==> inputs of run E <==
==> flow/design.v <==
`timescale 1ns / 1ns
module hexDecoder(input [3:0]binIn, output [6:0]HEX);
	wire [0:3]c = binIn;
	assign HEX[0] = ((~c[0] & ~c[1] & ~c[2] & c[3]) | (~c[0] & c[1] & ~c[2] & ~c[3]) | (c[0] & ~c[1] & c[2] & c[3]) | (c[0] & c[1] & ~c[2] & c[3]));
	assign HEX[1] = ((~c[0] & c[1] & ~c[2] & c[3]) | (~c[0] & c[1] & c[2] & ~c[3]) | (c[0] & ~c[1] & c[2] & c[3]) | (c[0] & c[1] & ~c[2] & ~c[3])| (c[0] & c[1] & c[2] & ~c[3]) | (c[0] & c[1] & c[2] & c[3]));
	assign HEX[2] = ((~c[0] & ~c[1] & c[2] & ~c[3]) | (c[0] & c[1] & ~c[2] & ~c[3]) | (c[0] & c[1] & c[2] & ~c[3]) | (c[0] & c[1] & c[2] & c[3]));
	assign HEX[3] = ((~c[0] & ~c[1] & ~c[2] & c[3]) | (~c[0] & c[1] & ~c[2] & ~c[3]) | (~c[0] & c[1] & c[2] & c[3]) | (c[0] & ~c[1] & ~c[2] & c[3])| (c[0] & ~c[1] & c[2] & ~c[3]) | (c[0] & c[1] & c[2] & c[3]));
	assign HEX[4] = ((~c[0] & ~c[1] & ~c[2] & c[3]) | (~c[0] & ~c[1] & c[2] & c[3]) | (~c[0] & c[1] & ~c[2] & ~c[3]) | (~c[0] & c[1] & ~c[2] & c[3])| (~c[0] & c[1] & c[2] & c[3]) | (c[0] & ~c[1] & ~c[2] & c[3]));
	assign HEX[5] = ((~c[0] & ~c[1] & ~c[2] & c[3]) | (~c[0] & ~c[1] & c[2] & ~c[3]) | (~c[0] & ~c[1] & c[2] & c[3]) | (~c[0] & c[1] & c[2] & c[3])| (c[0] & c[1] & ~c[2] & c[3]));
	assign HEX[6] = ((~c[0] & ~c[1] & ~c[2] & ~c[3]) | (~c[0] & ~c[1] & ~c[2] & c[3]) | (~c[0] & c[1] & c[2] & c[3]) | (c[0] & c[1] & ~c[2] & ~c[3]));
endmodule
module binaryToBCD(
    binaryIn,
	Millions,
	HundredThousands,
	TenThousands,
	Thousands,
	Hundreds,
	Tens,
	Ones
    );
    input [39:0] binaryIn;
    output reg[3:0] Ones;
	output reg[3:0] Tens;
	output reg[3:0] Hundreds;
	output reg[3:0] Thousands;
	output reg[3:0] TenThousands;
	output reg[3:0] HundredThousands;
	output reg[3:0] Millions;
    integer i;   
     always @(binaryIn)
        begin
			Millions= 4'd0;
			HundredThousands= 4'd0;
			TenThousands= 4'd0;
			Thousands= 4'd0;
			Hundreds= 4'd0;
			Tens= 4'd0;
			Ones= 4'd0;
            for (i = 21; i >=0; i = i-1)  
            begin
				if(Millions>=5)
					Millions = Millions +3;
				if(HundredThousands>=5)
					HundredThousands = HundredThousands +3;
				if(TenThousands>=5)
					TenThousands = TenThousands +3;
				if(Thousands>=5)
					Thousands = Thousands +3;
				if(Hundreds>=5)
					Hundreds = Hundreds +3;
				if(Tens>=5)
					Tens = Tens +3;
				if(Ones>=5)
					Ones = Ones +3;
				Millions = Millions<<1;
				Millions[0] = HundredThousands[3];
				HundredThousands = HundredThousands<<1;
				HundredThousands[0] = TenThousands[3];
				TenThousands = TenThousands<<1;
				TenThousands[0] = Thousands[3];
				Thousands = Thousands<<1;
				Thousands[0] = Hundreds[3];
				Hundreds = Hundreds<<1;
				Hundreds[0] = Tens[3];
				Tens = Tens<<1;
				Tens[0] = Ones[3];
				Ones = Ones<<1;
				Ones[0] = binaryIn[i];
            end
        end     
endmodule
`timescale 1ns / 1ns
module prevData(clock, reset, received_data_en, received_data, prev_data);
	input clock, reset, received_data_en;
	input [7:0]received_data;
	output reg [7:0] prev_data;
	reg [7:0] current_data;
	always@(posedge clock)begin
		if(reset)begin
			prev_data <= 0;
			current_data <= 0;
		end
		else if(received_data_en)begin
			prev_data <= current_data;
			current_data <= received_data;
		end
		else
			prev_data <= 0;
	end
endmodule
`timescale 1ns / 1ns
module logicController(clock, reset, received_data, received_data_en, click, buy, one, two, three, four, five, six, seven, eight, selection, upgradeClick);
	input clock, reset, received_data_en;
	input [7:0]received_data;
	output reg click, buy, one, two, three, four, five, six, seven, eight, selection, upgradeClick;
	localparam IDLE = 0, CLICK = 1, BUY = 2, ONE = 3, TWO = 4, THREE = 5, FOUR = 6, FIVE = 7, SIX = 8, SEVEN = 9, EIGHT = 10, UPGRADECLICK = 11;
	reg [4:0] currentState;
	reg [4:0] nextState;
	always@(*)begin
		case(currentState)
			IDLE:	begin
						if(received_data_en)begin
							if(received_data == 'h29)
								nextState = CLICK;
							else if(received_data == 'h5A)
								nextState = BUY;
							else if(received_data == 'h16)
								nextState = ONE;
							else if(received_data == 'h1E)
								nextState = TWO;
							else if(received_data == 'h26)
								nextState = THREE;
							else if(received_data == 'h25)
								nextState = FOUR;
							else if(received_data == 'h2E)
								nextState = FIVE;
							else if(received_data == 'h36)
								nextState = SIX;
							else if(received_data == 'h3D)
								nextState = SEVEN;
							else if(received_data == 'h3E)
								nextState = EIGHT;
							else if(received_data == 'h21)
								nextState = UPGRADECLICK;
							else
								nextState = IDLE;
						end
						else
							nextState = IDLE;
					end		
			CLICK: nextState = IDLE;
			BUY: nextState = IDLE;
			ONE: nextState = IDLE;
			TWO: nextState = IDLE;
			THREE: nextState = IDLE;
			FOUR: nextState = IDLE;
			FIVE: nextState = IDLE;
			SIX: nextState = IDLE;
			SEVEN: nextState = IDLE;
			EIGHT: nextState = IDLE;
			UPGRADECLICK: nextState = IDLE;
			default: nextState = IDLE;
		endcase
	end
	always@(*)begin
		click = 0;
		buy = 0; 
		one = 0; 
		two = 0; 
		three = 0; 
		four = 0; 
		five = 0; 
		six = 0; 
		seven = 0; 
		eight = 0;
		selection = 0;
		upgradeClick = 0;
		case(currentState)
			CLICK: click = 1;
			BUY: buy = 1;
			ONE:	begin
						one = 1;
						selection = 1;
					end
			TWO:	begin
						two = 1;
						selection = 1;
					end
			THREE:begin
						three = 1;
						selection = 1;
					end
			FOUR:	begin
						four = 1;
						selection = 1;
					end
			FIVE: begin
						five = 1;
						selection = 1;
					end
			SIX:	begin
						six = 1;
						selection = 1;
					end
			SEVEN:begin 
						seven = 1;
						selection = 1;
					end
			EIGHT:begin 
						eight = 1;
						selection = 1;
					end
			UPGRADECLICK: upgradeClick = 1;
			default: begin
				click = 0;
				buy = 0; 
				one = 0; 
				two = 0; 
				three = 0; 
				four = 0; 
				five = 0; 
				six = 0; 
				seven = 0; 
				eight = 0;
				selection = 0;
				upgradeClick = 0;
			end
		endcase
	end
	always@(posedge clock)begin
		if(reset)
			currentState <= IDLE;
		else
			currentState <= nextState;
	end
endmodule
`timescale 1ns / 1ns
module logicDatapath(clock, reset, pulse, money, prev_data, selectedAsset, click, buy, upgradeClick, one, two, three, four, five, six, seven, eight);
	input clock, reset, pulse, click, buy, upgradeClick, one, two, three, four, five, six, seven, eight;
	input[7:0] prev_data;
	output reg [39:0] money;
	localparam ONE = 0, TWO = 1, THREE = 2, FOUR = 3, FIVE = 4, SIX = 5, SEVEN = 6, EIGHT = 7, BREAK = 'hF0;
	output reg [7:0] selectedAsset;
	reg[29:0] rate; 
	reg[29:0] clickRate;
	reg[29:0] clickRateCost;
	reg[23:0] assetCost[7:0];
	reg[23:0] assetRates[7:0];
	wire enoughMoney = (money>= assetCost[selectedAsset]);
	wire enoughMoneyClick = (money >= clickRateCost);
	always@(*)begin
			assetCost[ONE] = 10;
			assetCost[TWO] = 40;
			assetCost[THREE] = 250;
			assetCost[FOUR] = 2000;
			assetCost[FIVE] = 10000;
			assetCost[SIX] = 100000;
			assetCost[SEVEN] = 1000000;
			assetCost[EIGHT] = 10000000;
			assetRates[ONE] = 1;
			assetRates[TWO] = 5;
			assetRates[THREE] = 15;
			assetRates[FOUR] = 60;
			assetRates[FIVE] = 800;
			assetRates[SIX] = 10000;
			assetRates[SEVEN] = 50000;
			assetRates[EIGHT] = 500000;
	end
	always@(posedge clock)begin
		if(reset)
			selectedAsset <= ONE;
		else if(prev_data == BREAK)
			selectedAsset <= selectedAsset;
		else if(one)
			selectedAsset <= ONE;
		else if(two)
			selectedAsset <= TWO;
		else if(three)
			selectedAsset <= THREE;
		else if(four)
			selectedAsset <= FOUR;
		else if(five)
			selectedAsset <= FIVE;
		else if(six)
			selectedAsset <= SIX;
		else if(seven)
			selectedAsset <= SEVEN;
		else if(eight)
			selectedAsset <= EIGHT;
		else 
			selectedAsset <= selectedAsset;
	end
	always@(posedge clock)begin
		if(reset)
			money <= 10;
		else if(prev_data == BREAK)
			money <= money;
		else if(click)
			money <= money + clickRate;
		else if(buy && enoughMoney)
			money <= money - assetCost[selectedAsset];
		else if(upgradeClick && enoughMoneyClick)
			money <= money - clickRateCost;
		else if(pulse)
			money <= money + rate;
		else
			money <= money;
	end
	always@(posedge clock)begin
		if(reset)
			rate <= 0;
		else if(prev_data == BREAK)
			rate <= rate;
		else if(buy && enoughMoney)
			rate <= rate + assetRates[selectedAsset];
		else
			rate <= rate;
	end
	always@(posedge clock)begin
		if(reset)begin
			clickRate <= 1;
			clickRateCost <= 10;
		end
		else if(prev_data == BREAK)begin
			clickRate <= clickRate;
			clickRateCost <= clickRateCost;
		end
		else if(upgradeClick && enoughMoneyClick)begin
			clickRate <= clickRate * 2;
			clickRateCost <= clickRateCost * 2;
		end
		else begin 
			clickRate <= clickRate;
			clickRateCost <= clickRateCost;
		end
	end
endmodule
`timescale 1ns / 1ns
module money_clicker(clk, rst, key_data, key_valid, tick, money, asset, HEX0, HEX1, HEX2, HEX3, HEX4, HEX5);
	input clk;
	input rst;
	input [7:0] key_data;
	input key_valid;
	input tick;
	output [39:0] money;
	output [7:0] asset;
	output [6:0] HEX0, HEX1, HEX2, HEX3, HEX4, HEX5;
	wire [3:0] Millions;
	wire [3:0] HundredThousands;
	wire [3:0] TenThousands;
	wire [3:0] Thousands;
	wire [3:0] Hundreds;
	wire [3:0] Tens;
	wire [3:0] Ones;
	wire click, buy, upgradeClick, one, two, three, four, five, six, seven, eight;
	wire [7:0] prev_data;
	wire selection;
	binaryToBCD convert (money[39:0], Millions[3:0], HundredThousands[3:0], TenThousands[3:0], Thousands[3:0], Hundreds[3:0], Tens[3:0], Ones[3:0]);
	hexDecoder H0(Ones[3:0], HEX0);
	hexDecoder H1(Tens[3:0], HEX1);
	hexDecoder H2(Hundreds[3:0], HEX2);
	hexDecoder H3(Thousands[3:0], HEX3);
	hexDecoder H4(TenThousands[3:0], HEX4);
	hexDecoder H5(HundredThousands[3:0], HEX5);
	prevData prev(clk, rst, key_valid, key_data, prev_data);
	logicController control(clk, rst, key_data, key_valid, click, buy, one, two, three, four, five, six, seven, eight, selection, upgradeClick);
	logicDatapath datapath(clk, rst, tick, money, prev_data, asset, click, buy, upgradeClick, one, two, three, four, five, six, seven, eight);
endmodule
==> flow/run.sh <==
#!/bin/bash
# the make line also repeats each setting of config.mk as NAME=value (left out here)
make -C /OpenROAD-flow-scripts/flow DESIGN_CONFIG=/design/flow/config.mk WORK_HOME=/design/flow/orfs CLKGATE_MAP_FILE= finish
==> flow/config.mk <==
export PLATFORM = sky130hd
export DESIGN_NAME = money_clicker
export DESIGN_NICKNAME = money_clicker
export VERILOG_FILES = /design/flow/design.v
export SDC_FILE = /design/flow/constraint.sdc
export NUM_CORES = 4
export LEC_CHECK = 0
export ABC_AREA = 1
export CAP_MARGIN = 35
export CELL_PAD_IN_SITES_DETAIL_PLACEMENT = 1
export CELL_PAD_IN_SITES_GLOBAL_PLACEMENT = 1
export CORE_MARGIN = 5
export CORE_UTILIZATION = 40
export CTS_CLUSTER_DIAMETER = 86
export CTS_CLUSTER_SIZE = 82
export GPL_ROUTABILITY_DRIVEN = 1
export SLEW_MARGIN = 15
export TNS_END_PERCENT = 15
==> flow/constraint.sdc <==
create_clock -name core_clock -period 40.5 [get_ports {clk}]
set_input_delay 8.1000 -clock core_clock [delete_from_list [all_inputs] [get_ports {clk}]]
set_output_delay 8.1000 -clock core_clock [all_outputs]
set_load 0.01 [all_outputs]
==> run Y (differences from run E) <==
- CAP_MARGIN: 35 -> 20
- CELL_PAD_IN_SITES_DETAIL_PLACEMENT: 1 -> default
- CELL_PAD_IN_SITES_GLOBAL_PLACEMENT: 1 -> default
- CORE_ASPECT_RATIO: default -> 0.5
- CORE_MARGIN: 5 -> 2
- CORE_UTILIZATION: 40 -> 72
- CTS_CLUSTER_DIAMETER: 86 -> 374
- CTS_CLUSTER_SIZE: 82 -> 98
- GPL_ROUTABILITY_DRIVEN: 1 -> default
- SLEW_MARGIN: 15 -> 20
- TNS_END_PERCENT: 15 -> 5
==> flow/constraint.sdc (replaced) <==
create_clock -name core_clock -period 11.3 [get_ports {clk}]
set_input_delay 2.2600 -clock core_clock [delete_from_list [all_inputs] [get_ports {clk}]]
set_output_delay 2.2600 -clock core_clock [all_outputs]
set_load 0.01 [all_outputs]
==> run X (differences from run E) <==
- ABC_AREA: 1 -> 0
- CAP_MARGIN: 35 -> 20
- CELL_PAD_IN_SITES_DETAIL_PLACEMENT: 1 -> default
- CORE_MARGIN: 5 -> 2
- CORE_UTILIZATION: 40 -> 26
- CTS_CLUSTER_DIAMETER: 86 -> 77
- CTS_CLUSTER_SIZE: 82 -> 100
- GPL_ROUTABILITY_DRIVEN: 1 -> default
- PLACE_DENSITY: default -> 0.88
- SLEW_MARGIN: 15 -> 5
- TNS_END_PERCENT: 15 -> 20
==> flow/constraint.sdc (replaced) <==
create_clock -name core_clock -period 25.0 [get_ports {clk}]
set_input_delay 5.0000 -clock core_clock [delete_from_list [all_inputs] [get_ports {clk}]]
set_output_delay 5.0000 -clock core_clock [all_outputs]
set_load 0.01 [all_outputs]
==> summary of the runs <==
- Run E completed with no timing, DRC or antenna violations. Run Y aborted during 4_1_cts. Run X completed with no timing, DRC or antenna violations.
- Against run E, the sequential share of layout area of run X is lower by 2.1 points.
- Between run E and run X, the lower wire length is in run E (gap 4.0%, measured against run X).
- Between run E and run X, the lower register-to-register slack is in run X (gap 16 ns).
- Of run E and run X, run E has the higher worst setup slack (gap 15 ns).
- In run X the synthesized cell count is larger than in run Y, by 5.3%.
- Sequential cell count is the same in run X and run E.
